**config.mk**
```make
export PLATFORM = sky130hd
export DESIGN_NAME = ALU
export DESIGN_NICKNAME = ALU
export VERILOG_FILES = /design/flow/design.v
export SDC_FILE = /design/flow/constraint.sdc
export NUM_CORES = 4
export LEC_CHECK = 0
export ABC_AREA = 1
export CAP_MARGIN = 20
export CORE_MARGIN = 2
export CORE_UTILIZATION = 52
export SLEW_MARGIN = 20
```
**constraint.sdc**
```tcl
create_clock -name core_clock -period 3.39 [get_ports {i_clk}]
set_input_delay 0.6780 -clock core_clock [delete_from_list [all_inputs] [get_ports {i_clk}]]
set_output_delay 0.6780 -clock core_clock [all_outputs]
set_load 0.01 [all_outputs]
```
**design.v**
```verilog
module ALU #(
    parameter DATA_W = 32
)
(
    input                       i_clk,    
    input                       i_rst_n,  
    input                       i_valid,  
    input [DATA_W - 1 : 0]      i_A,      
    input [DATA_W - 1 : 0]      i_B,      
    input [         2 : 0]      i_inst,   
    output [2*DATA_W - 1 : 0]   o_data,   
    output                      o_done    
);
    parameter S_IDLE           = 2'd0;
    parameter S_ONE_CYCLE_OP   = 2'd1;
    parameter S_MULTI_CYCLE_OP = 2'd2;
    reg  [         1: 0] state, state_nxt;  
    reg  [  DATA_W-1: 0] operand_a, operand_a_nxt;
    reg  [  DATA_W-1: 0] operand_b, operand_b_nxt;
    reg  [         2: 0] inst, inst_nxt;
    wire [  DATA_W-1: 0] add_buf, sub_buf;
    reg  [  2*DATA_W: 0] shift_reg, shift_reg_nxt;
    reg                  done, done_nxt;
    reg  [         4: 0] counter;
    assign add_buf = operand_a + operand_b;
    assign sub_buf = operand_a - operand_b;
    assign o_data = shift_reg[ 2*DATA_W-1: 0];
    assign o_done = done;
    always @(*) begin
        if (i_valid) begin
            operand_a_nxt = i_A;
            operand_b_nxt = i_B;
            inst_nxt      = i_inst;
        end
        else begin
            operand_a_nxt = operand_a;
            operand_b_nxt = operand_b;
            inst_nxt      = inst;
        end
    end
    always @(*) begin
        case(state)
            S_IDLE           :  begin
                if (i_valid) state_nxt = (i_inst >= 6 ) ? S_MULTI_CYCLE_OP : S_ONE_CYCLE_OP;
                else state_nxt = state;
            end
            S_ONE_CYCLE_OP   :  state_nxt = S_IDLE;
            S_MULTI_CYCLE_OP :  state_nxt = (counter == 31) ? S_IDLE : state;           
            default : state_nxt = state;
        endcase
    end
    always @(posedge i_clk) begin 
        counter <= (state == S_MULTI_CYCLE_OP) ? counter + 5'd1 : 5'd0;
    end
    always @(*) begin
        shift_reg_nxt = shift_reg;
        case (state)
            S_IDLE          : begin
                shift_reg_nxt = 65'b0;
                done_nxt = 1'b0;
            end
            S_ONE_CYCLE_OP  : begin
                case (inst)
                    3'd0    : begin
                        if ((operand_a[DATA_W-1] == 1) && (operand_b[DATA_W-1] == 1) && (add_buf[DATA_W-1] == 0))
                            shift_reg_nxt[31:0] = {1'b1, 31'b0};
                        else if ((operand_a[DATA_W-1] == 0) && (operand_b[DATA_W-1] == 0) && (add_buf[DATA_W-1] == 1))
                            shift_reg_nxt[31:0] = {1'b0, {31{1'b1}}};
                        else
                            shift_reg_nxt[31:0] = add_buf;
                    end
                    3'd1    : begin
                        if ((operand_a[DATA_W-1] == 1) && (operand_b[DATA_W-1] == 0) && (sub_buf[DATA_W-1] == 0))
                            shift_reg_nxt[31:0] = {1'b1, 31'b0};
                        else if ((operand_a[DATA_W-1] == 0) && (operand_b[DATA_W-1] == 1) && (sub_buf[DATA_W-1] == 1))
                            shift_reg_nxt[31:0] = {1'b0, {31{1'b1}}};
                        else
                            shift_reg_nxt[31:0] = sub_buf;
                    end
                    3'd2    : shift_reg_nxt[31:0] = operand_a & operand_b;
                    3'd3    : shift_reg_nxt[31:0] = operand_a | operand_b;
                    3'd4    : shift_reg_nxt[31:0] = ($signed(operand_a) < $signed(operand_b)) ? 32'd1 : 32'd0;
                    3'd5    : shift_reg_nxt[31:0] = $signed(operand_a) >>> $signed(operand_b);
                    default : shift_reg_nxt[31:0] = shift_reg[31:0];
                endcase
                shift_reg_nxt[64:32] = 33'b0;
                done_nxt = 1'b1;
            end
            S_MULTI_CYCLE_OP: begin
                case (inst)
                    3'd6    : begin
                        if (counter == 0)
                            shift_reg_nxt[31:0] = operand_a;
                        else
                            shift_reg_nxt[31:0] = shift_reg[31:0];
                        if(shift_reg_nxt[0] == 1)
                            shift_reg_nxt[64:32] = shift_reg[63:32] + operand_b;
                        else
                            shift_reg_nxt[64:32] = shift_reg[63:32];
                        shift_reg_nxt = shift_reg_nxt >> 1;
                        if (counter == 31) 
                            done_nxt = 1'b1;
                        else 
                            done_nxt = 1'b0;
                    end
                    3'd7    :begin
                        if (counter == 0) begin
                            if ((operand_b == 1) && (operand_a[31] == 1)) begin
                                shift_reg_nxt[31:1] = operand_a[30:0];
                                shift_reg_nxt[32] = 0;
                                shift_reg_nxt[0] = 1;
                            end
                            else begin
                                shift_reg_nxt[32:1] = operand_a;
                                shift_reg_nxt[0] = 0;
                            end
                            shift_reg_nxt[63:33] = shift_reg[63:33];
                        end
                        else begin
                            if (shift_reg[63:32] >= operand_b) begin
                                shift_reg_nxt[63:32] = shift_reg[63:32] - operand_b;
                                shift_reg_nxt[0] = 1;
                            end
                            else begin
                                shift_reg_nxt[63:32] = shift_reg[63:32];
                                shift_reg_nxt[0] = 0;
                            end
                            shift_reg_nxt[31:1] = shift_reg[31:1];
                        end
                        if (counter == 31) 
                            done_nxt = 1'b1;
                        else begin
                            shift_reg_nxt = shift_reg_nxt << 1;
                            done_nxt = 1'b0;
                        end
                    end
                    default :begin
                        shift_reg_nxt = shift_reg;
                        done_nxt = done;
                    end
                endcase
            end
            default : begin
                shift_reg_nxt = shift_reg;
                done_nxt = 1'b0;
            end
        endcase
    end
    always @(posedge i_clk or negedge i_rst_n) begin
        if(!i_rst_n) begin 
            done <= 0;
        end
        else begin
            done <= done_nxt;
        end
    end
    always @(posedge i_clk or negedge i_rst_n) begin
        if (!i_rst_n) begin
            state       <= S_IDLE;
            operand_a   <= 0;
            operand_b   <= 0;
            inst        <= 0;
            shift_reg   <= 0;
        end
        else begin
            state       <= state_nxt;
            operand_a   <= operand_a_nxt;
            operand_b   <= operand_b_nxt;
            inst        <= inst_nxt;
            shift_reg   <= shift_reg_nxt;
        end
    end
endmodule
```
**run.sh**
```bash
#!/bin/bash
# the make line also repeats each setting of config.mk as NAME=value (left out here)
make -C /OpenROAD-flow-scripts/flow DESIGN_CONFIG=/design/flow/config.mk WORK_HOME=/design/flow/orfs CLKGATE_MAP_FILE= finish
```
==> impl_metrics.json, run 1 <==
{
  "pwr-share-seq_pct": 18.1,
  "cp_common_cell": "nand2_1",
  "finalSetupViolCount": 1,
  "power_density_nw_per_um2": 613,
  "synthXorXnorAreaFrac_pct": 3.85,
  "die_height_um": 198,
  "largest_area_cell": "dfrtp_1",
  "synth.distinct_cells": 68,
  "worst_path_largest_cell_delay_ps": 430,
  "aoi_share_pct": 22.0,
  "grtUsageTotal_pct": 46.7,
  "area_leaders": "dfrtp_1 (17%), nand2_1 (14%), ha_1 (11%)",
  "worst_slack_ps": -19.4,
  "core_area_um2": 37400,
  "cp-end-kind": "flop",
  "cp_slowest_cell": "dfrtp_1",
  "r2r-start": "operand_b[21]",
  "critPathLaunchType": "flop",
  "worst_slew_pin_slew_ps": 925,
  "synth-adder-area-share_pct": 11.0,
  "warnings": 127,
  "yosys_warnings": 1,
  "gr-total-overflow": 0,
  "clk_pin_slew_ps": 70,
  "path_cells": "clkinvlp_4 > nand2_1 > nor2_1 > nand2_1 > nor2_2 > nand2_1 > nand2_2 > buf_12 > nand3_1 > nand3_1 > nand2_1 > nand2_1 > nand3_1 > a21oi_1 > o21ai_0 > buf_4 > nand2_1 > nand2_1 > a21boi_1",
  "finClkSkew_ps": 15.9,
  "chip_area_um2": 39200,
  "timing.rr.end": "shift_reg[19]",
  "async_flop_share_pct": 96.4,
  "synth-seq-cells": 140,
  "top_cell_area_share_pct": 17.1,
  "crit_cells": 19,
  "ios": 135,
  "cts_buffers": 17,
  "clkPwrFrac_pct": 14.0,
  "setup_tns_ps": -19.4,
  "final_cells": 3890,
  "die_x_um": 198,
  "peakVddDrop_mv": 0.437,
  "vias": 24400,
  "hold_path.class": "input port to async pin",
  "ant_nets": 0,
  "ys_chip_area_um2": 19600,
  "via_per_inst": 6.28,
  "switching_power_mw": 7.42,
  "layout.nets": 3604,
  "maxCapViolCount": 0,
  "startpoint": "operand_b[21]",
  "outcome": "failed layout checks",
  "p_int_mw": 6.79,
  "insertion_delay_ps": 500,
  "powerSeq_mw": 2.57,
  "drv_slew": 0,
  "total_power_mw": 14.2,
  "combPwrFrac_pct": 67.9,
  "grt_start_max_net_pins": 74,
  "mux_share_pct": 0,
  "rr_worst_depth": 19,
  "grt_first_pass_wirelength_um": 137000,
  "gp_congestion": 1.08,
  "grt_pass1_vias": 22200,
  "ys_seq_share_pct": 17.8,
  "synth_nets": 3413,
  "dp_cells": 3849,
  "critPathKind": "flop to flop",
  "drt_iter0_markers": 4097,
  "finalClockPeriodUsage_pct": 101,
  "areaGrowthSynthToFinish_pct": 18.4,
  "antenna_found_initial": 2,
  "dpl_worst_slack_ps": -491,
  "dp_hpwl_um": 72800,
  "wl_per_cell_um": 23.6,
  "cp_data_required_time_ps": 3800,
  "violatedChecks": "setup timing",
  "fmax_mhz": 293,
  "num_rows": 71,
  "clockBufferDepth": 2,
  "edf_count": 0,
  "drtPass1Iterations": 7,
  "portBuffers": 134,
  "crit_end": "shift_reg[19]",
  "cts_num_sinks": 140,
  "arrival_ps": 3820,
  "regToRegSetupSlack_ps": -20,
  "slew_headroom_pct": 38.3,
  "cts.htree.levels": 4,
  "flop_cell": "dfrtp_1",
  "p_leak_nw": 11.1,
  "avgSynthCellArea_um2": 6.17,
  "cp_top_family": "simple AND/OR/NAND/NOR gates",
  "period_needed_ps": 3410,
  "synth.most_common_cell": "nand2_1",
  "wl_um": 91900,
  "postSynthCellCount": 3174,
  "nFillCells": 3589,
  "simple_gate_area_share_pct": 34.7,
  "cts_tree": "yes",
  "critPathBufInv": 3,
  "pwr.group.clock_mw": 1.99,
  "yosysCellCount": 3174,
  "rsz0062_at_grt": "yes",
  "root_buffer": "clkbuf_16",
  "drc": 0,
  "switching_share_pct": 52.2,
  "common_cells": "nand2_1 (710), nand3_1 (388), inv_1 (287), nor2_1 (286), o21ai_0 (271)",
  "top_power_group": "combinational cells",
  "crit_path_max_fanout": 23,
  "p_comb_mw": 9.66,
  "syn_area_um2": 19600,
  "fp-utilization_pct": 52.4,
  "hold_viol_final": 0,
  "logic_family": "simple AND/OR/NAND/NOR gates"
}
-- final cells by class --
| cell class | count | area (um^2) | area share [%] |
|---|---|---|---|
| clock inverter | 12 | 136 | 0.588 |
| timing repair buffer | 350 | 3120 | 13.5 |
| clock buffer | 20 | 447 | 1.93 |
| antenna | 1 | 2.50 | 0.0108 |
| inverter | 303 | 1150 | 4.97 |
| sequential | 140 | 3480 | 15.0 |
| tap | 511 | 639 | 2.76 |
| multi-input combinational | 2553 | 14200 | 61.2 |
-- layer usage --
metal,GRT usage [%],vias up,routed length [um]
met5,0,-,13
met4,23.2,2,5450
met3,13.8,367,13200
met2,66.2,1869,36700
met1,64.1,11200,36500
li1,-,11000,-
-- repair_timing --
| action | 4_1_cts | 5_1_grt |
|---|---|---|
| hold buffers | 0 | 0 |
| gates resized | 5 | 46 |
| setup buffers | 0 | 8 |
| gates cloned | 0 | 0 |
| pin swaps | 0 | 1 |
| setup endpoints to repair | 17 | 59 |
-- stage by stage --
stage / utilization, % / area (um^2) / hold WS (ps)
global route: 62.0 / 23200 / 179
floorplan: - / 19600 / 382
CTS: 61.5 / 23000 / 150
global placement: 59.9 / 22400 / 446
finish: 62.0 / 23200 / 155
detailed placement: 59.9 / 22400 / 457
==> inputs of run 2 (changes only) <==
ABC_AREA = unset   (was 1)
CELL_PAD_IN_SITES_GLOBAL_PLACEMENT = 2   (was unset)
CORE_UTILIZATION = 36   (was 52)
CTS_CLUSTER_DIAMETER = 233   (was unset)
CTS_CLUSTER_SIZE = 99   (was unset)
PLACE_DENSITY = 0.89   (was unset)
TNS_END_PERCENT = 15   (was unset)
clock period = 7.0 ns   (was 3.39 ns; I/O delays follow)
==> run 2 against run 1 <==
- now clean on timing, DRC and antenna
- final cell count shrank 19%
- synthesized cell count shrank 23%
- worst hold slack gained 310 ps
- global-route usage shrank 16 points
- sequential cell count is the same
- non-clock buffer count shrank 182
- clock power shrank 51%
- critical endpoint is now shift_reg[30]
==> impl_metrics.json, run 2 <==
{
  "maxCapViolCount": 0,
  "via_per_inst": 6.29,
  "p_leak_nw": 8.60,
  "path_cells": "clkinv_1 > ha_1 > o21ai_1 > a21oi_1 > o2111ai_2 > a2111oi_4 > o21ai_2 > nand2_2 > xnor2_1 > a31o_1 > buf_4 > nor2_1 > o32a_1",
  "gp_congestion": 0.999,
  "cts_num_sinks": 140,
  "cp_top_family": "AND-OR/OR-AND gates",
  "power_density_nw_per_um2": 314,
  "combPwrFrac_pct": 63.5,
  "crit_path_max_fanout": 16,
  "powerSeq_mw": 1.39,
  "regToRegSetupSlack_ps": 1630,
  "period_needed_ps": 5370,
  "whs_ps": 467,
  "r2r-start": "operand_b[5]",
  "chip_area_um2": 53000,
  "ios": 135,
  "fp-utilization_pct": 36.6,
  "grtUsageTotal_pct": 30.7,
  "crit_end": "shift_reg[30]",
  "synth.most_common_cell": "nand2_1",
  "antenna_found_initial": 0,
  "peakVddDrop_mv": 0.220,
  "root_buffer": "clkbuf_16",
  "fmax_mhz": 186,
  "postCtsResizedCells": 0,
  "drtPass1Iterations": 6,
  "area_leaders": "dfrtp_1 (18%), ha_1 (11%), o21ai_0 (7.0%)",
  "clk_pin_slew_ps": 90,
  "ys_seq_share_pct": 18.9,
  "ant_nets": 0,
  "diodes": 0,
  "ys_chip_area_um2": 18400,
  "top_power_group": "combinational cells",
  "common_cells": "nand2_1 (315), o21ai_0 (259), a21oi_1 (239), nor2_1 (183), ha_1 (165)",
  "die_x_um": 230,
  "critPathKind": "flop to flop",
  "synth-adder-area-share_pct": 11.6,
  "warnings": 124,
  "worst_path_largest_cell_delay_ps": 800,
  "clockBufferDepth": 2,
  "switching_share_pct": 51.3,
  "crit_cells": 13,
  "hold_viol_final": 0,
  "insertion_delay_ps": 520,
  "rr_worst_depth": 13,
  "avgSynthCellArea_um2": 7.50,
  "cts_tree": "yes",
  "synth_nets": 2695,
  "pwr.group.clock_mw": 0.980,
  "rsz0062_at_grt": "no",
  "setup_tns_ps": 0,
  "die_height_um": 230,
  "pwr-share-seq_pct": 21.4,
  "drt_iter0_markers": 2310,
  "finalClockPeriodUsage_pct": 76.7,
  "postSynthCellCount": 2456,
  "async_flop_share_pct": 96.4,
  "grt_first_pass_wirelength_um": 123000,
  "hold_path.class": "flop to flop",
  "p_int_mw": 3.16,
  "largest_area_cell": "dfrtp_1",
  "post-cts-setup-buffer-count": 0,
  "core_area_um2": 50400,
  "dp_hpwl_um": 62200,
  "cts_buffers": 17,
  "hold_buffers": 0,
  "cp-end-kind": "flop",
  "synth-seq-cells": 140,
  "areaGrowthSynthToFinish_pct": 12.1,
  "edf_count": 0,
  "outcome": "finished clean",
  "slew_headroom_pct": 21.8,
  "critPathBufInv": 2,
  "dpl_worst_slack_ps": 1770,
  "wl_um": 82600,
  "critPathLaunchType": "flop",
  "top_cell_area_share_pct": 18.2,
  "cts.htree.levels": 4,
  "yosys_warnings": 1,
  "nFillCells": 5240,
  "finClkSkew_ps": 25.3,
  "switching_power_mw": 3.33,
  "layout.nets": 2705,
  "drv_slew": 0,
  "worst_slew_pin_slew_ps": 1170,
  "simple_gate_area_share_pct": 18.4,
  "yosysCellCount": 2456,
  "num_rows": 82,
  "gr-total-overflow": 0,
  "finalSetupViolCount": 0,
  "vias": 19800,
  "synthXorXnorAreaFrac_pct": 4.75,
  "cp_data_required_time_ps": 7410,
  "hold_depth": 1,
  "wl_per_cell_um": 26.2,
  "clkPwrFrac_pct": 15.1,
  "worst_slack_ps": 1630,
  "mux_share_pct": 6.54,
  "aoi_share_pct": 32.3,
  "portBuffers": 134,
  "cp_slowest_cell": "a31o_1",
  "synth.distinct_cells": 105,
  "hold-path-endpoint": "counter[0]",
  "flop_cell": "dfrtp_1",
  "hp-start": "counter[0]",
  "arrival_ps": 5780,
  "grt_start_max_net_pins": 84,
  "startpoint": "operand_b[5]",
  "grt_pass1_vias": 18700,
  "timing.rr.end": "shift_reg[30]",
  "drc": 0,
  "p_comb_mw": 4.12,
  "syn_area_um2": 18400,
  "logic_family": "AND-OR/OR-AND gates"
}
## run 2: metal layers
| layer | global-route usage [%] | wire (um) |
|---|---|---|
| met5 | 0 | 0 |
| met4 | 13.5 | 3380 |
| met3 | 5.02 | 6820 |
| met2 | 45.4 | 35100 |
| met1 | 43.8 | 37300 |
## run 2: metrics by stage
step / power, mW / utilization (%) / cells / instance area, um^2
3_5_place_dp: 5.42 / 39.8 / 3119 / 20100
4_1_cts: 6.43 / 41.0 / 3151 / 20600
2_1_floorplan: 4.03 / - / 2456 / 18400
6_report: 6.49 / 41.0 / 3151 / 20600
5_1_grt: 6.91 / 41.0 / 3151 / 20600
3_3_place_gp: 5.41 / 39.8 / 3119 / 20100
## run 2: area by class of cell
| type | instances | area, um^2 | area share (%) |
|---|---|---|---|
| multi-input combinational | 2000 | 13600 | 65.9 |
| inverter | 139 | 524 | 2.54 |
| sequential | 140 | 3480 | 16.9 |
| clock inverter | 13 | 145 | 0.703 |
| tap | 672 | 841 | 4.07 |
| clock buffer | 19 | 443 | 2.14 |
| timing repair buffer | 168 | 1600 | 7.73 |
==> inputs of run 3 (changes only) <==
ABC_AREA = 0   (was unset)
CAP_MARGIN = 15   (was 20)
CELL_PAD_IN_SITES_DETAIL_PLACEMENT = 0   (was unset)
CELL_PAD_IN_SITES_GLOBAL_PLACEMENT = unset   (was 2)
CORE_ASPECT_RATIO = 0.65   (was unset)
CORE_UTILIZATION = 72   (was 36)
CTS_CLUSTER_DIAMETER = unset   (was 233)
CTS_CLUSTER_SIZE = 78   (was 99)
GPL_ROUTABILITY_DRIVEN = 0   (was unset)
GPL_TIMING_DRIVEN = 1   (was unset)
HOLD_SLACK_MARGIN = -0.1   (was unset)
MAX_ROUTING_LAYER = met4   (was unset)
PLACE_DENSITY = 0.35   (was 0.89)
SETUP_SLACK_MARGIN = -0.29   (was unset)
SLEW_MARGIN = 35   (was 20)
TNS_END_PERCENT = 40   (was 15)
clock period = 4.77 ns   (was 7.0 ns; I/O delays follow)
==> run 3 against run 2 <==
- setup slack got worse by 1400 ps
- critical path depth decreased by 1
- global-route usage increased by 25 points
- via count increased by 9.4%
- first-iteration DRC count increased by 95%
- synthesized cell count unchanged
- highest routed layer unchanged
==> impl_metrics.json, run 3 <==
{
  "cts_num_sinks": 140,
  "areaGrowthSynthToFinish_pct": 10.6,
  "ios": 135,
  "cts_tree": "yes",
  "num_rows": 47,
  "finClkSkew_ps": 16.6,
  "crit_cells": 12,
  "die_height_um": 133,
  "dp_cells": 2803,
  "gr-total-overflow": 0,
  "peakVddDrop_mv": 0.374,
  "core_area_um2": 25300,
  "total_power_mw": 9.75,
  "layout.nets": 2718,
  "ys_chip_area_um2": 18400,
  "dp_hpwl_um": 54800,
  "seqCellArea_um2": 3480,
  "nFillCells": 1752,
  "simple_gate_area_share_pct": 18.4,
  "top_cell_area_share_pct": 18.2,
  "hold_path.class": "flop to flop",
  "cp_slowest_cell": "a31o_1",
  "period_needed_ps": 4580,
  "grt_start_max_net_pins": 109,
  "logic_area_um2": 13600,
  "area_leaders": "dfrtp_1 (18%), ha_1 (11%), o21ai_0 (7.0%)",
  "worst_slew_pin_slew_ps": 971,
  "chip_area_um2": 26900,
  "hold_buffers": 0,
  "hold-path-endpoint": "counter[0]",
  "portBuffers": 134,
  "insertion_delay_ps": 480,
  "via_per_inst": 7.63,
  "drc": 0,
  "fp-utilization_pct": 72.9,
  "clk_pin_slew_ps": 70,
  "finalClockPeriodUsage_pct": 96.1,
  "aoi_share_pct": 32.3,
  "timing.rr.end": "shift_reg[23]",
  "critPathBufInv": 1,
  "postSynthCellCount": 2456,
  "crit_path_max_fanout": 12,
  "switching_power_mw": 5.08,
  "outcome": "finished clean",
  "common_cells": "nand2_1 (315), o21ai_0 (259), a21oi_1 (239), nor2_1 (183), ha_1 (165)",
  "hold_depth": 1,
  "grt_first_pass_wirelength_um": 113000,
  "crit_end": "shift_reg[23]",
  "hp-start": "counter[0]",
  "regToRegSetupSlack_ps": 190,
  "synth.most_common_cell": "nand2_1",
  "path_cells": "inv_2 > ha_1 > o211ai_2 > o21ai_1 > o2111ai_2 > a2111oi_4 > o21ai_2 > nand2_2 > xnor2_1 > a31o_1 > a21oi_1 > a221o_1",
  "cts.htree.levels": 4,
  "synth-adder-area-share_pct": 11.6,
  "p_leak_nw": 8.68,
  "synthXorXnorAreaFrac_pct": 4.75,
  "cts_buffers": 17,
  "wl_um": 74900,
  "avgSynthCellArea_um2": 7.50,
  "r2r-start": "operand_b[4]",
  "final_cells": 2840,
  "cp_data_required_time_ps": 5130,
  "clkPwrFrac_pct": 14.7,
  "cp_top_family": "AND-OR/OR-AND gates",
  "drv_slew": 0,
  "worst_path_largest_cell_delay_ps": 760,
  "grtUsageTotal_pct": 56.2,
  "yosysCellCount": 2456,
  "top_power_group": "combinational cells",
  "combPwrFrac_pct": 64.8,
  "cp-end-kind": "flop",
  "p_comb_mw": 6.31,
  "synth.distinct_cells": 105,
  "post-cts-setup-buffer-count": 0,
  "warnings": 129,
  "slew_headroom_pct": 34.7,
  "rsz0062_at_grt": "no",
  "root_buffer": "clkbuf_16",
  "yosys_warnings": 1,
  "wl_per_cell_um": 26.4,
  "async_flop_share_pct": 96.4,
  "dpl_worst_slack_ps": 572,
  "pwr.group.clock_mw": 1.43,
  "antenna_found_initial": 3,
  "startpoint": "operand_b[4]",
  "p_int_mw": 4.68,
  "switching_share_pct": 52.1,
  "worst_slack_ps": 185,
  "logic_family": "AND-OR/OR-AND gates",
  "die_x_um": 202,
  "largest_area_cell": "dfrtp_1",
  "grt_pass1_vias": 19200,
  "setup_tns_ps": 0,
  "ant_nets": 0,
  "vias": 21700,
  "mux_share_pct": 6.54,
  "hold_viol_final": 0,
  "drt_iter0_markers": 4497,
  "whs_ps": 452,
  "arrival_ps": 4940,
  "flop_cell": "dfrtp_1",
  "critPathLaunchType": "flop",
  "synth-seq-cells": 140,
  "critPathKind": "flop to flop",
  "postCtsResizedCells": 0,
  "ys_seq_share_pct": 18.9,
  "rr_worst_depth": 12,
  "power_density_nw_per_um2": 478,
  "pwr-share-seq_pct": 20.6,
  "edf_count": 0,
  "maxCapViolCount": 0,
  "syn_area_um2": 18400,
  "drtPass1Iterations": 17,
  "powerSeq_mw": 2.00,
  "fmax_mhz": 218,
  "finalSetupViolCount": 0,
  "synth_nets": 2695,
  "clockBufferDepth": 2
}
## run 3: cell type report
class	instances	area share, %
Timing Repair Buffer	181	8.45
Multi-Input combinational cell	2000	66.8
Antenna cell	5	0.0614
Sequential cell	140	17.1
Tap cell	343	2.11
Inverter	139	2.57
Clock inverter	14	0.786
Clock buffer	18	2.15
## run 3: per-layer routing
layer,vias to the layer above,global-route usage [%],wire length (um)
met4,0,28.1,5240
met5,-,-,0
met3,523,29.1,15500
met1,9832,72.5,26900
met2,2353,70.3,27100
li1,8963,-,-
## run 3: stage by stage
step | area, um^2 | utilization, %
global route | 20400 | 80.6
CTS | 20400 | 80.5
detailed placement | 19800 | 78.2
finish | 20400 | 80.6
global placement | 19800 | 78.1
floorplan | 18400 | -
==> inputs of run 4 (changes only) <==
ABC_AREA = unset   (was 0)
CAP_MARGIN = 20   (was 15)
CELL_PAD_IN_SITES_DETAIL_PLACEMENT = unset   (was 0)
CORE_ASPECT_RATIO = unset   (was 0.65)
CORE_UTILIZATION = 16   (was 72)
CTS_CLUSTER_SIZE = unset   (was 78)
GPL_ROUTABILITY_DRIVEN = unset   (was 0)
GPL_TIMING_DRIVEN = unset   (was 1)
HOLD_SLACK_MARGIN = unset   (was -0.1)
MAX_ROUTING_LAYER = unset   (was met4)
PLACE_DENSITY = unset   (was 0.35)
SETUP_SLACK_MARGIN = unset   (was -0.29)
SLEW_MARGIN = 20   (was 35)
TNS_END_PERCENT = unset   (was 40)
clock period = 10.1 ns   (was 4.77 ns; I/O delays follow)
==> run 4 against run 3 <==
- still clean
- die area grew to 4.4 times the previous value
- maximum frequency shrank 10%
- sequential power shrank 51%
- via count shrank 10%
- setup slack gained 4800 ps
- area after synthesis is the same
- register-to-register slack gained 4800 ps
- core utilization shrank 62 points
- routed wire length grew 20%
- design area grew 6.3%
==> impl_metrics.json, run 4 <==
{
  "via_per_inst": 4.88,
  "cp-end-kind": "flop",
  "hold_viol_final": 0,
  "ys_chip_area_um2": 18400,
  "num_rows": 124,
  "die_x_um": 343,
  "hold-path-endpoint": "counter[0]",
  "regToRegSetupSlack_ps": 4990,
  "postSynthCellCount": 2456,
  "worst_path_largest_cell_delay_ps": 830,
  "finalClockPeriodUsage_pct": 50.6,
  "outcome": "finished clean",
  "hold_path.class": "flop to flop",
  "clockBufferDepth": 2,
  "pwr.group.clock_mw": 0.651,
  "gr-total-overflow": 0,
  "hp-start": "counter[0]",
  "crit_cells": 13,
  "drt_iter0_markers": 2371,
  "grt_start_max_net_pins": 81,
  "chip_area_um2": 118000,
  "wl_per_cell_um": 22.5,
  "portBuffers": 134,
  "cp_data_required_time_ps": 10490,
  "common_cells": "nand2_1 (315), o21ai_0 (259), a21oi_1 (239), nor2_1 (183), ha_1 (165)",
  "finClkSkew_ps": 16.3,
  "grt_pass1_vias": 18400,
  "setup_tns_ps": 0,
  "core_area_um2": 114000,
  "synth_nets": 2695,
  "flop_cell": "dfrtp_1",
  "combPwrFrac_pct": 63.8,
  "timing.rr.end": "shift_reg[30]",
  "vias": 19500,
  "drv_slew": 0,
  "layout.nets": 2702,
  "avgSynthCellArea_um2": 7.50,
  "largest_area_cell": "dfrtp_1",
  "startpoint": "operand_b[2]",
  "clkPwrFrac_pct": 14.4,
  "powerSeq_mw": 0.984,
  "path_cells": "buf_4 > clkinv_1 > ha_1 > o211ai_2 > o21ai_1 > o2111ai_2 > a2111oi_4 > o21ai_2 > nand2_2 > xnor2_1 > a31o_2 > nor2_1 > o32a_1",
  "critPathKind": "flop to flop",
  "r2r-start": "operand_b[2]",
  "synth-seq-cells": 140,
  "cp_slowest_cell": "a31o_2",
  "gp_congestion": 0.979,
  "drc": 0,
  "switching_power_mw": 2.36,
  "p_leak_nw": 8.58,
  "rr_worst_depth": 13,
  "grtUsageTotal_pct": 15.0,
  "clk_pin_slew_ps": 80,
  "crit_path_max_fanout": 54,
  "antenna_found_initial": 3,
  "edf_count": 0,
  "switching_share_pct": 52.2,
  "power_density_nw_per_um2": 209,
  "critPathLaunchType": "flop",
  "p_int_mw": 2.16,
  "ys_seq_share_pct": 18.9,
  "slew_headroom_pct": 29.1,
  "fp-utilization_pct": 16.1,
  "aoi_share_pct": 32.3,
  "hold_buffers": 0,
  "warnings": 124,
  "worst_slew_pin_slew_ps": 1060,
  "async_flop_share_pct": 96.4,
  "fmax_mhz": 196,
  "rsz0062_at_grt": "no",
  "die_height_um": 343,
  "synthXorXnorAreaFrac_pct": 4.75,
  "p_comb_mw": 2.88,
  "period_needed_ps": 5110,
  "postCtsResizedCells": 0,
  "pwr-share-seq_pct": 21.8,
  "worst_slack_ps": 4990,
  "arrival_ps": 5490,
  "syn_area_um2": 18400,
  "dp_hpwl_um": 69800,
  "dpl_worst_slack_ps": 5060,
  "grt_first_pass_wirelength_um": 131000,
  "post-cts-setup-buffer-count": 0,
  "top_power_group": "combinational cells",
  "top_cell_area_share_pct": 18.2,
  "wl_um": 89800,
  "cts.htree.levels": 4,
  "insertion_delay_ps": 500,
  "yosysCellCount": 2456,
  "ios": 135,
  "crit_end": "shift_reg[30]",
  "cts_buffers": 17,
  "logic_family": "AND-OR/OR-AND gates",
  "ant_nets": 0,
  "cts_num_sinks": 140,
  "cts_tree": "yes",
  "root_buffer": "clkbuf_16",
  "critPathBufInv": 2,
  "finalSetupViolCount": 0,
  "cp_top_family": "AND-OR/OR-AND gates",
  "drtPass1Iterations": 6,
  "maxCapViolCount": 0,
  "area_leaders": "dfrtp_1 (18%), ha_1 (11%), o21ai_0 (7.0%)",
  "simple_gate_area_share_pct": 18.4,
  "synth.most_common_cell": "nand2_1",
  "yosys_warnings": 1,
  "peakVddDrop_mv": 0.132,
  "hold_depth": 1,
  "synth.distinct_cells": 105,
  "mux_share_pct": 6.54,
  "synth-adder-area-share_pct": 11.6,
  "areaGrowthSynthToFinish_pct": 17.6
}
[run 4: layout make-up]
type	count	area (um^2)
Clock inverter	14	140
Tap cell	1512	1890
Timing Repair Buffer	165	1570
Sequential cell	140	3480
Multi-Input combinational cell	2000	13600
Antenna cell	2	5.00
Fill cell	12900	92700
Clock buffer	18	429
Inverter	139	524
[run 4: per-stage QoR]
stage / area, um^2 / utilization, % / instances / hold slack [ps] / power (mW)
6_report: 21700 / 19.0 / 3990 / 456 / 4.52
5_1_grt: 21700 / 18.9 / 3988 / 492 / 4.84
4_1_cts: 21700 / 18.9 / 3988 / 461 / 4.51
3_5_place_dp: 21100 / 18.4 / 3956 / 446 / 3.83
3_3_place_gp: 21100 / 18.4 / 3956 / 436 / 3.84
2_1_floorplan: 18400 / - / 2456 / 414 / 2.79
[run 4: per-layer routing]
metal	GRT usage, %	routed length (um)	part of all wire [%]	vias to the layer above
met3	2.82	6690	7.5	135
met2	23.1	39400	44	888
met5	0	0	0	-
met1	20.7	40600	45	9535
li1	-	-	-	8923
met4	5.32	3100	3.5	0
==> inputs of run 5 (changes only) <==
CORE_UTILIZATION = 29   (was 16)
CTS_CLUSTER_DIAMETER = 41   (was unset)
CTS_CLUSTER_SIZE = 76   (was unset)
GPL_TIMING_DRIVEN = 0   (was unset)
MAX_ROUTING_LAYER = met4   (was unset)
clock period = 7.0 ns   (was 10.1 ns; I/O delays follow)
==> run 5 against run 4 <==
- register-to-register slack worse by 3600 ps
- design area down 0.74%
- via count up 6.1%
- synthesized cell count unchanged
- area after synthesis unchanged
- final cell count down 13%
- critical path depth up 3
- first-iteration DRC count up 19%
- worst hold slack worse by 3.3 ps
- total power up 52%
- sequential share of layout area up 0.10 points
- clock skew down 4.8 ps
==> impl_metrics.json, run 5 <==
{
  "logic_family": "AND-OR/OR-AND gates",
  "finalSetupViolCount": 0,
  "cp_top_family": "AND-OR/OR-AND gates",
  "nFillCells": 6763,
  "critPathKind": "flop to flop",
  "die_x_um": 256,
  "mux_share_pct": 6.54,
  "antenna_found_initial": 2,
  "post-cts-setup-buffer-count": 0,
  "ios": 135,
  "drv_slew": 0,
  "simple_gate_area_share_pct": 18.4,
  "cp_slowest_cell": "buf_1",
  "cp_common_cell": "buf_2",
  "slew_headroom_pct": 26.2,
  "largest_area_cell": "dfrtp_1",
  "area_leaders": "dfrtp_1 (18%), ha_1 (11%), o21ai_0 (7.0%)",
  "synth_nets": 2695,
  "p_leak_nw": 8.92,
  "chip_area_um2": 65600,
  "syn_area_um2": 18400,
  "synth-adder-area-share_pct": 11.6,
  "wl_um": 97200,
  "areaGrowthSynthToFinish_pct": 16.7,
  "period_needed_ps": 5640,
  "aoi_share_pct": 32.3,
  "critPathLaunchType": "flop",
  "power_density_nw_per_um2": 320,
  "die_height_um": 256,
  "r2r-start": "operand_b[1]",
  "rr_worst_depth": 16,
  "worst_path_largest_cell_delay_ps": 700,
  "synthXorXnorAreaFrac_pct": 4.75,
  "powerSeq_mw": 1.45,
  "logic_area_um2": 13600,
  "combPwrFrac_pct": 63.8,
  "top_cell_area_share_pct": 18.2,
  "root_buffer": "clkbuf_16",
  "synth.distinct_cells": 105,
  "core_area_um2": 63000,
  "grtUsageTotal_pct": 29.8,
  "crit_end": "shift_reg[12]",
  "dp_hpwl_um": 76900,
  "layout.nets": 2849,
  "hold_buffers": 0,
  "vias": 20700,
  "startpoint": "operand_b[1]",
  "postSynthCellCount": 2456,
  "hold_viol_final": 0,
  "clk_pin_slew_ps": 70,
  "portBuffers": 133,
  "finalClockPeriodUsage_pct": 80.6,
  "ys_seq_share_pct": 18.9,
  "grt_first_pass_wirelength_um": 139000,
  "avgSynthCellArea_um2": 7.50,
  "peakVddDrop_mv": 0.219,
  "edf_count": 0,
  "pwr.group.clock_mw": 1.04,
  "worst_slack_ps": 1360,
  "timing.rr.end": "shift_reg[12]",
  "cp-end-kind": "flop",
  "yosysCellCount": 2456,
  "drtPass1Iterations": 6,
  "switching_share_pct": 52.4,
  "wl_per_cell_um": 28.0,
  "arrival_ps": 6010,
  "ant_nets": 0,
  "hp-start": "counter[0]",
  "outcome": "finished clean",
  "gr-total-overflow": 0,
  "fp-utilization_pct": 29.3,
  "dpl_worst_slack_ps": 1530,
  "num_rows": 92,
  "postCtsResizedCells": 0,
  "drc": 0,
  "grt_start_max_net_pins": 74,
  "synth-seq-cells": 140,
  "finClkSkew_ps": 11.6,
  "synth.most_common_cell": "nand2_1",
  "async_flop_share_pct": 96.4,
  "pwr-share-seq_pct": 21.0,
  "hold_depth": 1,
  "rsz0062_at_grt": "no",
  "cts_num_sinks": 140,
  "via_per_inst": 5.96,
  "insertion_delay_ps": 500,
  "ys_chip_area_um2": 18400,
  "warnings": 124,
  "gp_congestion": 1.06,
  "hold_path.class": "flop to flop",
  "setup_tns_ps": 0,
  "top_power_group": "combinational cells",
  "total_power_mw": 6.89,
  "drt_iter0_markers": 2813,
  "p_comb_mw": 4.40,
  "yosys_warnings": 1,
  "regToRegSetupSlack_ps": 1360,
  "maxCapViolCount": 0,
  "cts.htree.levels": 4,
  "clockBufferDepth": 2,
  "crit_cells": 16,
  "worst_slew_pin_slew_ps": 1110,
  "p_int_mw": 3.28,
  "common_cells": "nand2_1 (315), o21ai_0 (259), a21oi_1 (239), nor2_1 (183), ha_1 (165)",
  "switching_power_mw": 3.61,
  "cts_tree": "yes",
  "clkPwrFrac_pct": 15.1,
  "grt_pass1_vias": 19200,
  "flop_cell": "dfrtp_1",
  "hold-path-endpoint": "counter[0]",
  "crit_path_max_fanout": 13,
  "path_cells": "buf_2 > inv_1 > buf_2 > buf_1 > ha_1 > o21bai_1 > o2111ai_2 > a31oi_4 > nand3_4 > a31oi_4 > nor4_2 > o31ai_4 > buf_2 > nand2_1 > a211oi_1 > o31ai_2",
  "critPathBufInv": 5,
  "cp_data_required_time_ps": 7370,
  "seqCellArea_um2": 3480,
  "cts_buffers": 17,
  "fmax_mhz": 177
}
-- run 5: routing by layer --
metal | share of wire, % | track usage (%) | vias up
met3 | 8.8 | 4.85 | 224
met1 | 43 | 40.0 | 9918
met4 | 5.6 | 14.9 | 0
met2 | 42 | 43.0 | 1301
met5 | 0 | - | -
li1 | - | - | 9235
-- run 5: stage by stage --
| stage | hold slack [ps] | cell area, um^2 | util, % | instances |
|---|---|---|---|---|
| after floorplan | 414 | 18400 | - | 2456 |
| after global placement | 435 | 20800 | 33.1 | 3435 |
| after detailed placement | 441 | 20900 | 33.1 | 3437 |
| after CTS | 456 | 21500 | 34.1 | 3469 |
| after global routing | 494 | 21500 | 34.2 | 3470 |
| final | 452 | 21500 | 34.2 | 3471 |
-- run 5: cell type report --
class | instances | share of cell area (%)
diodes | 2 | 0.0233
plain buffers | 177 | 4.00
clock buffers | 19 | 2.06
clock inverters | 13 | 0.878
inverters | 139 | 2.44
flip-flops and latches | 140 | 16.2
repair buffers | 135 | 6.39
multi-input cells | 2000 | 63.1
well taps | 846 | 4.92
==> inputs of run 6 (changes only) <==
CORE_UTILIZATION = 72   (was 29)
CTS_CLUSTER_DIAMETER = unset   (was 41)
CTS_CLUSTER_SIZE = unset   (was 76)
GPL_TIMING_DRIVEN = unset   (was 0)
MAX_ROUTING_LAYER = unset   (was met4)
SETUP_SLACK_MARGIN = 1.08   (was unset)
TNS_END_PERCENT = 5   (was unset)
clock period = 3.64 ns   (was 7.0 ns; I/O delays follow)
==> run 6 against run 5 <==
- die area decreased by 59%
- the flow now stops in global routing
- synthesized cell count unchanged
- area after synthesis unchanged
==> impl_metrics.json, run 6 <==
{
  "synthXorXnorAreaFrac_pct": 4.75,
  "area_leaders": "dfrtp_1 (18%), ha_1 (11%), o21ai_0 (7.0%)",
  "common_cells": "nand2_1 (315), o21ai_0 (259), a21oi_1 (239), nor2_1 (183), ha_1 (165)",
  "largest_area_cell": "dfrtp_1",
  "synth-seq-cells": 140,
  "flop_cell": "dfrtp_1",
  "lastStage": "global routing",
  "top_cell_area_share_pct": 18.2,
  "hold_buffers": 0,
  "yosysCellCount": 2456,
  "gp_congestion": 1.21,
  "edf_count": 0,
  "grtUsageTotal_pct": 90.6,
  "dp_hpwl_um": 55500,
  "clockBufferDepth": 2,
  "ios": 135,
  "num_rows": 58,
  "synth_nets": 2695,
  "outcome": "aborted with a tool error",
  "root_buffer": "clkbuf_16",
  "synth.most_common_cell": "nand2_1",
  "postSynthCellCount": 2456,
  "chip_area_um2": 26900,
  "logic_family": "AND-OR/OR-AND gates",
  "gr-total-overflow": 469,
  "syn_area_um2": 18400,
  "portBuffers": 134,
  "synth-adder-area-share_pct": 11.6,
  "placed_area_um2": 20700,
  "dp_cells": 2903,
  "stop_error": "[ERROR GRT-0232] Routing congestion too high. Check the congestion heatmap in the GUI.",
  "ys_seq_share_pct": 18.9,
  "core_area_um2": 25200,
  "yosys_warnings": 1,
  "mux_share_pct": 6.54,
  "aoi_share_pct": 32.3,
  "die_x_um": 164,
  "die_height_um": 164,
  "simple_gate_area_share_pct": 18.4,
  "cts.htree.levels": 4,
  "cts_buffers": 17,
  "cts_num_sinks": 140,
  "fp-utilization_pct": 73.2,
  "async_flop_share_pct": 96.4,
  "avgSynthCellArea_um2": 7.50,
  "ys_chip_area_um2": 18400,
  "synth.distinct_cells": 105,
  "dpl_worst_slack_ps": 25.9
}
-- run 6: metal layers --
| metal | global-route usage (%) | overflow |
|---|---|---|
| met5 | 58.9 | 0 |
| met4 | 95.6 | 172 |
| met3 | 81.2 | 19 |
| met2 | 102 | 260 |
| met1 | 87.7 | 18 |
-- run 6: repair_timing --
action,4_1_cts
buffers inserted,47
resized,181
pin swaps,66
hold endpoints to repair,0
cloned,3
endpoints found under the setup margin,64
==> inputs of run 7 (changes only) <==
ABC_AREA = 1   (was unset)
CELL_PAD_IN_SITES_DETAIL_PLACEMENT = 2   (was unset)
CELL_PAD_IN_SITES_GLOBAL_PLACEMENT = 2   (was unset)
CORE_UTILIZATION = 37   (was 72)
CTS_CLUSTER_DIAMETER = 38   (was unset)
CTS_CLUSTER_SIZE = 12   (was unset)
GPL_TIMING_DRIVEN = 0   (was unset)
HOLD_SLACK_MARGIN = 0.26   (was unset)
MAX_ROUTING_LAYER = met4   (was unset)
SETUP_SLACK_MARGIN = unset   (was 1.08)
SLEW_MARGIN = 15   (was 20)
TNS_END_PERCENT = 60   (was 5)
clock period = 5.54 ns   (was 3.64 ns; I/O delays follow)
==> run 7 against run 6 <==
- now fails the layout checks on setup timing
- synthesized cell count is 29% higher
- die area is 100% higher
- area after synthesis is 6.3% higher
==> impl_metrics.json, run 7 <==
{
  "grt_pass1_vias": 28700,
  "p_leak_nw": 10.5,
  "antenna_found_initial": 10,
  "hold_path.class": "flop to flop",
  "area_leaders": "dfrtp_1 (17%), nand2_1 (14%), ha_1 (11%)",
  "aoi_share_pct": 22.0,
  "powerSeq_mw": 1.83,
  "largest_area_cell": "dfrtp_1",
  "crit_end": "shift_reg[2]",
  "finClkSkew_ps": 19.3,
  "drv_slew": 0,
  "top_cell_area_share_pct": 17.1,
  "rr_worst_depth": 19,
  "cp_common_cell": "nand3_1",
  "critPathKind": "flop to flop",
  "p_int_mw": 3.82,
  "hp-start": "counter[0]",
  "switching_share_pct": 59.7,
  "chip_area_um2": 54800,
  "r2r-start": "operand_b[2]",
  "die_x_um": 234,
  "wl_um": 140000,
  "cts_num_sinks": 140,
  "ys_seq_share_pct": 17.8,
  "cts_tree": "yes",
  "root_buffer": "clkbuf_16",
  "gr-total-overflow": 0,
  "crit_cells": 19,
  "drtPass1Iterations": 6,
  "cp_slowest_cell": "a21boi_0",
  "slew_headroom_pct": 18.2,
  "critPathLaunchType": "flop",
  "portBuffers": 133,
  "worst_path_largest_cell_delay_ps": 780,
  "timing.rr.end": "shift_reg[2]",
  "synthXorXnorAreaFrac_pct": 3.85,
  "die_height_um": 234,
  "drt_iter0_markers": 3036,
  "flop_cell": "dfrtp_1",
  "clk_pin_slew_ps": 80,
  "worst_slack_ps": -13.4,
  "syn_area_um2": 19600,
  "period_needed_ps": 5550,
  "async_flop_share_pct": 96.4,
  "yosys_warnings": 1,
  "edf_count": 0,
  "dp_hpwl_um": 106000,
  "drc": 0,
  "combPwrFrac_pct": 68.2,
  "postSynthCellCount": 3174,
  "synth.most_common_cell": "nand2_1",
  "fp-utilization_pct": 37.3,
  "maxCapViolCount": 0,
  "regToRegSetupSlack_ps": -10,
  "grtUsageTotal_pct": 52.5,
  "ys_chip_area_um2": 19600,
  "grt_start_max_net_pins": 78,
  "crit_path_max_fanout": 12,
  "critPathBufInv": 4,
  "startpoint": "operand_b[2]",
  "areaGrowthSynthToFinish_pct": 14.5,
  "finalClockPeriodUsage_pct": 100,
  "wl_per_cell_um": 34.6,
  "gp_congestion": 1.14,
  "hold_buffers": 0,
  "vias": 27000,
  "num_rows": 84,
  "peakVddDrop_mv": 0.206,
  "cts.htree.levels": 4,
  "p_comb_mw": 6.46,
  "layout.nets": 3569,
  "simple_gate_area_share_pct": 34.7,
  "switching_power_mw": 5.66,
  "setup_tns_ps": -13.4,
  "fmax_mhz": 180,
  "pwr.group.clock_mw": 1.19,
  "synth.distinct_cells": 68,
  "grt_first_pass_wirelength_um": 202000,
  "common_cells": "nand2_1 (710), nand3_1 (388), inv_1 (287), nor2_1 (286), o21ai_0 (271)",
  "finalSetupViolCount": 1,
  "arrival_ps": 5870,
  "ant_nets": 0,
  "hold-path-endpoint": "counter[0]",
  "nFillCells": 6482,
  "yosysCellCount": 3174,
  "violatedChecks": "setup timing",
  "mux_share_pct": 0,
  "hold_depth": 1,
  "clockBufferDepth": 2,
  "cp_top_family": "simple AND/OR/NAND/NOR gates",
  "avgSynthCellArea_um2": 6.17,
  "insertion_delay_ps": 520,
  "power_density_nw_per_um2": 423,
  "synth-seq-cells": 140,
  "ios": 135,
  "cts_buffers": 17,
  "via_per_inst": 6.68,
  "pwr-share-seq_pct": 19.3,
  "cp-end-kind": "flop",
  "fin_util_pct": 42.7,
  "warnings": 127,
  "hold_viol_final": 0,
  "synth_nets": 3413,
  "core_area_um2": 52400,
  "worst_slew_pin_slew_ps": 1220,
  "logic_family": "simple AND/OR/NAND/NOR gates",
  "top_power_group": "combinational cells",
  "clkPwrFrac_pct": 12.5,
  "cp_data_required_time_ps": 5850,
  "outcome": "failed layout checks",
  "synth-adder-area-share_pct": 11.0,
  "path_cells": "clkbuf_1 > clkinv_1 > clkbuf_2 > ha_1 > inv_2 > nand2_1 > nand2_1 > nand3_1 > nand2_2 > nand2_1 > nand2_2 > nand3_2 > nand3_1 > nand3_1 > nand3_1 > a21oi_1 > nand3_1 > nand3_1 > a21boi_0"
}
run 7: repair_timing:
| action | in CTS | in global routing |
|---|---|---|
| buffers inserted | 0 | 0 |
| gates resized | 0 | 5 |
| setup endpoints to repair | 0 | 6 |
run 7: final cells by class:
type / count / area (um^2) / area share, %
Tap cell: 688 / 861 / 3.84
Buffer: 178 / 948 / 4.23
Multi-Input combinational cell: 2553 / 14000 / 62.6
Sequential cell: 140 / 3480 / 15.5
Clock inverter: 12 / 91.3 / 0.407
Clock buffer: 20 / 437 / 1.95
Inverter: 303 / 1140 / 5.08
Antenna cell: 14 / 35.0 / 0.156
Timing Repair Buffer: 137 / 1390 / 6.20
run 7: layer usage:
| layer | share of wire [%] | global-route usage [%] | vias up |
|---|---|---|---|
| li1 | - | - | 10900 |
| met1 | 36 | 56.8 | 13400 |
| met2 | 43 | 77.9 | 1906 |
| met3 | 10 | 17.2 | 850 |
| met4 | 10 | 43.9 | 0 |
| met5 | 0 | - | - |
run 7: through the flow:
step / instances / setup slack [ps] / power, mW / hold WS [ps] / cell area (um^2)
2_1_floorplan: 3174 / 2410 / 5.01 / 430 / 19600
3_3_place_gp: 3995 / -2590 / 7.29 / 448 / 21800
3_5_place_dp: 3998 / 373 / 7.66 / 465 / 21800
4_1_cts: 4030 / 311 / 9.05 / 494 / 22400
5_1_grt: 4042 / -0.836 / 9.71 / 509 / 22400
6_report: 4045 / -13.4 / 9.48 / 502 / 22400
==> inputs of run 8 (changes only) <==
CELL_PAD_IN_SITES_DETAIL_PLACEMENT = unset   (was 2)
CELL_PAD_IN_SITES_GLOBAL_PLACEMENT = unset   (was 2)
CORE_UTILIZATION = 51   (was 37)
CTS_CLUSTER_DIAMETER = 107   (was 38)
CTS_CLUSTER_SIZE = 76   (was 12)
HOLD_SLACK_MARGIN = 0.12   (was 0.26)
MAX_ROUTING_LAYER = met5   (was met4)
SLEW_MARGIN = 20   (was 15)
TNS_END_PERCENT = unset   (was 60)
clock period = 3.37 ns   (was 5.54 ns; I/O delays follow)
==> run 8 against run 7 <==
- still fails the layout checks on setup timing
- final cell count fell by 3.7%
- via count fell by 7.5%
- sequential cell count did not move
- sequential power rose by about 50%
- global-route usage fell by 3.9 points
- core utilization rose by 19 points
- setup slack got worse by 89 ps
- critical path type unchanged
- largest power group unchanged
- highest routed layer is now met5
==> impl_metrics.json, run 8 <==
{
  "power_density_nw_per_um2": 628,
  "core_area_um2": 37800,
  "hold_viol_final": 0,
  "cp_common_cell": "nor2_1",
  "violatedChecks": "setup timing",
  "fp-utilization_pct": 51.9,
  "cp_slowest_cell": "dfrtp_2",
  "avgSynthCellArea_um2": 6.17,
  "wl_per_cell_um": 25.5,
  "synth.distinct_cells": 68,
  "syn_area_um2": 19600,
  "yosys_warnings": 1,
  "top_power_group": "combinational cells",
  "crit_end": "shift_reg[26]",
  "cp-end-kind": "flop",
  "synth-seq-cells": 140,
  "synth_nets": 3413,
  "root_buffer": "clkbuf_16",
  "edf_count": 0,
  "wl_um": 99200,
  "grt_first_pass_wirelength_um": 141000,
  "simple_gate_area_share_pct": 34.7,
  "cp_top_family": "simple AND/OR/NAND/NOR gates",
  "mux_share_pct": 0,
  "dp_hpwl_um": 78500,
  "logic_area_um2": 14500,
  "worst_slew_pin_slew_ps": 1230,
  "period_needed_ps": 3470,
  "final_cells": 3895,
  "slew_headroom_pct": 18.2,
  "vias": 25000,
  "flop_cell": "dfrtp_1",
  "path_cells": "inv_1 > ha_1 > buf_2 > a21oi_1 > o21ai_0 > nor2_1 > nand3_1 > nand2_1 > nand2_1 > a21oi_1 > xor2_1 > nor2_1 > nor2_1 > nand2_2 > a21boi_1",
  "hold_path.class": "input port to async pin",
  "critPathLaunchType": "flop",
  "yosysCellCount": 3174,
  "nFillCells": 3631,
  "placed_area_um2": 21600,
  "startpoint": "operand_a[19]",
  "via_per_inst": 6.41,
  "switching_share_pct": 53.2,
  "logic_family": "simple AND/OR/NAND/NOR gates",
  "arrival_ps": 3900,
  "pwr-share-seq_pct": 18.8,
  "layout.nets": 3609,
  "cts.htree.levels": 4,
  "maxCapViolCount": 0,
  "synth.most_common_cell": "nand2_1",
  "pwr.group.clock_mw": 2.18,
  "async_flop_share_pct": 96.4,
  "synthXorXnorAreaFrac_pct": 3.85,
  "chip_area_um2": 40000,
  "drv_slew": 0,
  "p_int_mw": 6.85,
  "seqCellArea_um2": 3520,
  "crit_path_max_fanout": 9,
  "ys_chip_area_um2": 19600,
  "largest_area_cell": "dfrtp_1",
  "clk_pin_slew_ps": 70,
  "worst_slack_ps": -103,
  "r2r-start": "operand_a[19]",
  "setup_tns_ps": -127,
  "cts_tree": "yes",
  "switching_power_mw": 7.80,
  "grt_pass1_vias": 22000,
  "outcome": "failed layout checks",
  "antenna_found_initial": 4,
  "areaGrowthSynthToFinish_pct": 19.1,
  "timing.rr.end": "shift_reg[26]",
  "design_area_um2": 23300,
  "crit_cells": 15,
  "area_leaders": "dfrtp_1 (17%), nand2_1 (14%), ha_1 (11%)",
  "cts_buffers": 17,
  "critPathBufInv": 2,
  "regToRegSetupSlack_ps": -100,
  "p_comb_mw": 9.72,
  "die_height_um": 200,
  "synth-adder-area-share_pct": 11.0,
  "gp_congestion": 1.15,
  "finClkSkew_ps": 12.2,
  "critPathKind": "flop to flop",
  "fin_util_pct": 61.8,
  "clkPwrFrac_pct": 14.9,
  "grtUsageTotal_pct": 48.6,
  "rr_worst_depth": 15,
  "peakVddDrop_mv": 0.440,
  "num_rows": 71,
  "grt_start_max_net_pins": 74,
  "p_leak_nw": 10.9,
  "clockBufferDepth": 2,
  "ios": 135,
  "drtPass1Iterations": 9,
  "finalClockPeriodUsage_pct": 103,
  "worst_path_largest_cell_delay_ps": 510,
  "common_cells": "nand2_1 (710), nand3_1 (388), inv_1 (287), nor2_1 (286), o21ai_0 (271)",
  "aoi_share_pct": 22.0,
  "ys_seq_share_pct": 17.8,
  "postSynthCellCount": 3174,
  "insertion_delay_ps": 500,
  "finalSetupViolCount": 3,
  "warnings": 126,
  "drc": 0,
  "gr-total-overflow": 0,
  "dp_cells": 3819,
  "cts_num_sinks": 140,
  "top_cell_area_share_pct": 17.1,
  "cp_data_required_time_ps": 3800,
  "drt_iter0_markers": 3976,
  "portBuffers": 133,
  "ant_nets": 0,
  "fmax_mhz": 288,
  "powerSeq_mw": 2.75,
  "combPwrFrac_pct": 66.4,
  "die_x_um": 200
}
## run 8: final cells by class
| cell class | instances | area share, % |
|---|---|---|
| well taps | 511 | 2.74 |
| inverters | 303 | 5.14 |
| multi-input cells | 2553 | 62.2 |
| repair inverters | 1 | 0.0376 |
| clock inverters | 15 | 0.896 |
| clock buffers | 17 | 1.82 |
| flip-flops and latches | 140 | 15.1 |
| diodes | 1 | 0.0107 |
| repair buffers | 178 | 7.53 |
| plain buffers | 176 | 4.55 |
## run 8: stage by stage
stage / total power [mW] / hold WS [ps] / worst slack [ps]
6_report: 14.7 / 154 / -103
5_1_grt: 15.4 / 201 / -155
4_1_cts: 13.7 / 161 / 0.941
3_5_place_dp: 11.4 / 458 / -1390
3_3_place_gp: 11.3 / 444 / -3800
2_1_floorplan: 8.24 / 378 / 236
## run 8: metal layers
metal / part of all wire, % / track usage, % / vias to the layer above
met2: 37 / 63.1 / 2117
met4: 7.1 / 31.3 / 4
met1: 38 / 65.0 / 11400
met3: 17 / 20.3 / 420
li1: - / - / 11000
met5: 0.023 / 0 / -
## run 8: what timing repair did
item / in CTS / in global routing
pin swaps: 4 / 20
hold buffers: 0 / 0
resized: 77 / 159
endpoints found under the setup margin: 64 / 64
buffers inserted: 17 / 25
cloned: 0 / 3
==> inputs of run 9 (changes only) <==
ABC_AREA = unset   (was 1)
CELL_PAD_IN_SITES_DETAIL_PLACEMENT = 1   (was unset)
CELL_PAD_IN_SITES_GLOBAL_PLACEMENT = 3   (was unset)
CORE_ASPECT_RATIO = 0.61   (was unset)
CORE_UTILIZATION = 37   (was 51)
CTS_CLUSTER_DIAMETER = unset   (was 107)
CTS_CLUSTER_SIZE = 69   (was 76)
GPL_ROUTABILITY_DRIVEN = 1   (was unset)
HOLD_SLACK_MARGIN = 0.05   (was 0.12)
PLACE_DENSITY_LB_ADDON = 0.11   (was unset)
SETUP_SLACK_MARGIN = 0.37   (was unset)
SLEW_MARGIN = 30   (was 20)
TNS_END_PERCENT = 95   (was unset)
clock period = 4.61 ns   (was 3.37 ns; I/O delays follow)
==> run 9 against run 8 <==
- the run now finishes clean
- non-clock buffer count decreased by 20
- routed wire length rose by 15%
- die area is 29% higher
- count of clock-buffer cells in the layout increased by 5
- first-iteration DRC count decreased by 25%
- global-route usage decreased by 5.0 points
- clock power is about 30% lower
- sequential power fell by 17%
- design area shrank 5.7%
- final cell count is 15% lower
- clock skew is 11 ps higher
- synthesized cell count shrank 23%
==> impl_metrics.json, run 9 <==
{
  "logic_area_um2": 13900,
  "clk_pin_slew_ps": 80,
  "flop_cell": "dfrtp_1",
  "cp_slowest_cell": "dfrtp_2",
  "grtUsageTotal_pct": 43.6,
  "ys_seq_share_pct": 18.9,
  "logic_family": "AND-OR/OR-AND gates",
  "wl_per_cell_um": 34.5,
  "nFillCells": 5999,
  "clkPwrFrac_pct": 13.6,
  "vias": 22100,
  "gr-total-overflow": 0,
  "critPathLaunchType": "flop",
  "period_needed_ps": 4290,
  "drv_slew": 0,
  "crit_path_max_fanout": 12,
  "clockBufferDepth": 2,
  "pwr.group.clock_mw": 1.52,
  "grt_first_pass_wirelength_um": 160000,
  "worst_slew_pin_slew_ps": 1110,
  "dp_cells": 3241,
  "switching_share_pct": 55.3,
  "synth_nets": 2695,
  "mux_share_pct": 6.54,
  "die_x_um": 290,
  "gp_congestion": 1.02,
  "timing.rr.end": "shift_reg[10]",
  "synth.distinct_cells": 105,
  "rsz0062_at_grt": "no",
  "grt_pass1_vias": 21300,
  "cts_num_sinks": 140,
  "dp_hpwl_um": 89900,
  "common_cells": "nand2_1 (315), o21ai_0 (259), a21oi_1 (239), nor2_1 (183), ha_1 (165)",
  "synth-seq-cells": 140,
  "avgSynthCellArea_um2": 7.50,
  "insertion_delay_ps": 490,
  "slew_headroom_pct": 25.7,
  "finalSetupViolCount": 0,
  "p_int_mw": 5.03,
  "yosys_warnings": 1,
  "combPwrFrac_pct": 66.2,
  "fmax_mhz": 233,
  "top_cell_area_share_pct": 18.2,
  "area_leaders": "dfrtp_1 (18%), ha_1 (11%), o21ai_0 (7.0%)",
  "maxCapViolCount": 0,
  "pwr-share-seq_pct": 20.3,
  "powerSeq_mw": 2.28,
  "drtPass1Iterations": 7,
  "largest_area_cell": "dfrtp_1",
  "p_leak_nw": 9.12,
  "async_flop_share_pct": 96.4,
  "critPathKind": "flop to flop",
  "cp-end-kind": "flop",
  "p_comb_mw": 7.44,
  "ios": 135,
  "syn_area_um2": 18400,
  "cts_buffers": 17,
  "crit_cells": 16,
  "cp_top_family": "AND-OR/OR-AND gates",
  "aoi_share_pct": 32.3,
  "cts_tree": "yes",
  "portBuffers": 133,
  "path_cells": "buf_12 > inv_2 > buf_6 > buf_12 > ha_1 > a211oi_1 > o21ai_1 > o2111ai_4 > a2111oi_4 > o21ai_2 > nand2_2 > xnor2_1 > a31o_1 > buf_6 > a21oi_1 > a221o_1",
  "r2r-start": "operand_b[1]",
  "crit_end": "shift_reg[10]",
  "whs_ps": 433,
  "hold_path.class": "input port to async pin",
  "synthXorXnorAreaFrac_pct": 4.75,
  "fp-utilization_pct": 37.7,
  "grt_start_max_net_pins": 72,
  "peakVddDrop_mv": 0.337,
  "synth-adder-area-share_pct": 11.6,
  "antenna_found_initial": 2,
  "hold_viol_final": 0,
  "top_power_group": "combinational cells",
  "areaGrowthSynthToFinish_pct": 19.3,
  "via_per_inst": 6.69,
  "finalClockPeriodUsage_pct": 93.2,
  "synth.most_common_cell": "nand2_1",
  "power_density_nw_per_um2": 511,
  "yosysCellCount": 2456,
  "warnings": 125,
  "die_height_um": 178,
  "regToRegSetupSlack_ps": 320,
  "worst_path_largest_cell_delay_ps": 470,
  "outcome": "finished clean",
  "seqCellArea_um2": 3500,
  "ant_nets": 0,
  "drt_iter0_markers": 2996,
  "wl_um": 114000,
  "root_buffer": "clkbuf_16",
  "layout.nets": 2871,
  "num_rows": 63,
  "edf_count": 0,
  "final_cells": 3297,
  "postSynthCellCount": 2456,
  "core_area_um2": 48900,
  "drc": 0,
  "critPathBufInv": 5,
  "simple_gate_area_share_pct": 18.4,
  "startpoint": "operand_b[1]",
  "rr_worst_depth": 16,
  "cp_data_required_time_ps": 4970,
  "chip_area_um2": 51700,
  "cts.htree.levels": 4,
  "switching_power_mw": 6.22,
  "arrival_ps": 4650,
  "ys_chip_area_um2": 18400,
  "finClkSkew_ps": 23.4
}
[run 9: cell type report]
class	count	area share [%]
multi-input combinational	2000	63.4
clock inverter	10	0.518
timing repair buffer	157	7.36
sequential	140	15.9
buffer	177	4.48
clock buffer	22	2.16
inverter	139	2.46
antenna	2	0.0228
tap	650	3.70
[run 9: metrics by stage]
step	cell area (um^2)	worst slack, ps	util (%)	total power [mW]	TNS [ps]
floorplan	18400	767	-	6.11	0
global placement	20600	-3940	42.1	8.94	-580440
detailed placement	20600	-1180	42.2	9.05	-54770
CTS	21600	363	44.3	10.7	0
global route	22000	361	45.0	11.7	0
finish	22000	316	45.0	11.2	0
[run 9: metal layers]
layer,global-route usage [%],vias to the layer above,wire [um]
li1,-,9271,-
met4,11.9,4,3600
met2,56.1,1516,41800
met1,63.6,11000,50800
met3,19.6,230,17300
met5,1.83,-,145
[run 9: what timing repair did]
item	in CTS	in global routing
hold buffers	0	0
pin swaps	8	12
endpoints found under the setup margin	64	63
buffers inserted	11	9
gates resized	73	58
cloned	0	2
==> inputs of run 10 (changes only) <==
CELL_PAD_IN_SITES_DETAIL_PLACEMENT = unset   (was 1)
CELL_PAD_IN_SITES_GLOBAL_PLACEMENT = unset   (was 3)
CORE_ASPECT_RATIO = unset   (was 0.61)
CORE_UTILIZATION = 65   (was 37)
CTS_CLUSTER_SIZE = unset   (was 69)
GPL_ROUTABILITY_DRIVEN = unset   (was 1)
GPL_TIMING_DRIVEN = unset   (was 0)
HOLD_SLACK_MARGIN = unset   (was 0.05)
MAX_ROUTING_LAYER = unset   (was met5)
PLACE_DENSITY_LB_ADDON = unset   (was 0.11)
SETUP_SLACK_MARGIN = 0.48   (was 0.37)
SLEW_MARGIN = 20   (was 30)
TNS_END_PERCENT = unset   (was 95)
clock period = 3.43 ns   (was 4.61 ns; I/O delays follow)
==> run 10 against run 9 <==
- the run now fails in global routing
- synthesized cell count stayed put
- die area is 42% lower
- area after synthesis stayed put
==> impl_metrics.json, run 10 <==
{
  "gp_congestion": 1.26,
  "lastStage": "global routing",
  "clockBufferDepth": 2,
  "core_area_um2": 27900,
  "grtUsageTotal_pct": 85.4,
  "num_rows": 61,
  "mux_share_pct": 6.54,
  "cts_num_sinks": 140,
  "cts_buffers": 17,
  "synth.most_common_cell": "nand2_1",
  "gr-total-overflow": 301,
  "postSynthCellCount": 2456,
  "common_cells": "nand2_1 (315), o21ai_0 (259), a21oi_1 (239), nor2_1 (183), ha_1 (165)",
  "ys_chip_area_um2": 18400,
  "root_buffer": "clkbuf_16",
  "outcome": "aborted with a tool error",
  "placed_area_um2": 21600,
  "async_flop_share_pct": 96.4,
  "chip_area_um2": 29700,
  "dp_cells": 3029,
  "synth-adder-area-share_pct": 11.6,
  "dp_hpwl_um": 58800,
  "syn_area_um2": 18400,
  "ys_seq_share_pct": 18.9,
  "yosys_warnings": 1,
  "area_leaders": "dfrtp_1 (18%), ha_1 (11%), o21ai_0 (7.0%)",
  "logic_family": "AND-OR/OR-AND gates",
  "portBuffers": 134,
  "cts.htree.levels": 4,
  "flop_cell": "dfrtp_1",
  "simple_gate_area_share_pct": 18.4,
  "yosysCellCount": 2456,
  "synth-seq-cells": 140,
  "synthXorXnorAreaFrac_pct": 4.75,
  "ios": 135,
  "largest_area_cell": "dfrtp_1",
  "edf_count": 0,
  "avgSynthCellArea_um2": 7.50,
  "synth_nets": 2695,
  "aoi_share_pct": 32.3,
  "top_cell_area_share_pct": 18.2,
  "fp-utilization_pct": 66.1,
  "die_x_um": 172,
  "die_height_um": 172,
  "stop_error": "[ERROR GRT-0232] Routing congestion too high. Check the congestion heatmap in the GUI.",
  "synth.distinct_cells": 105
}
[run 10: layer usage]
| layer | GRT overflow | track usage (%) |
|---|---|---|
| met1 | 6 | 84.4 |
| met2 | 151 | 97.0 |
| met3 | 23 | 74.2 |
| met4 | 115 | 87.7 |
| met5 | 6 | 55.0 |
[run 10: metrics by stage]
step	total power, mW	setup slack [ps]	hold slack [ps]
4_1_cts	15.0	204	160
3_5_place_dp	11.8	-249	440
2_1_floorplan	8.40	166	390
3_3_place_gp	11.6	-131	430
[run 10: timing repair]
action / CTS
gates cloned: 7
setup endpoints to repair: 64
pin swaps: 58
buffers inserted: 75
hold buffers: 0
gates resized: 262
No activity file was given, so power comes from the tool's default toggle rates.
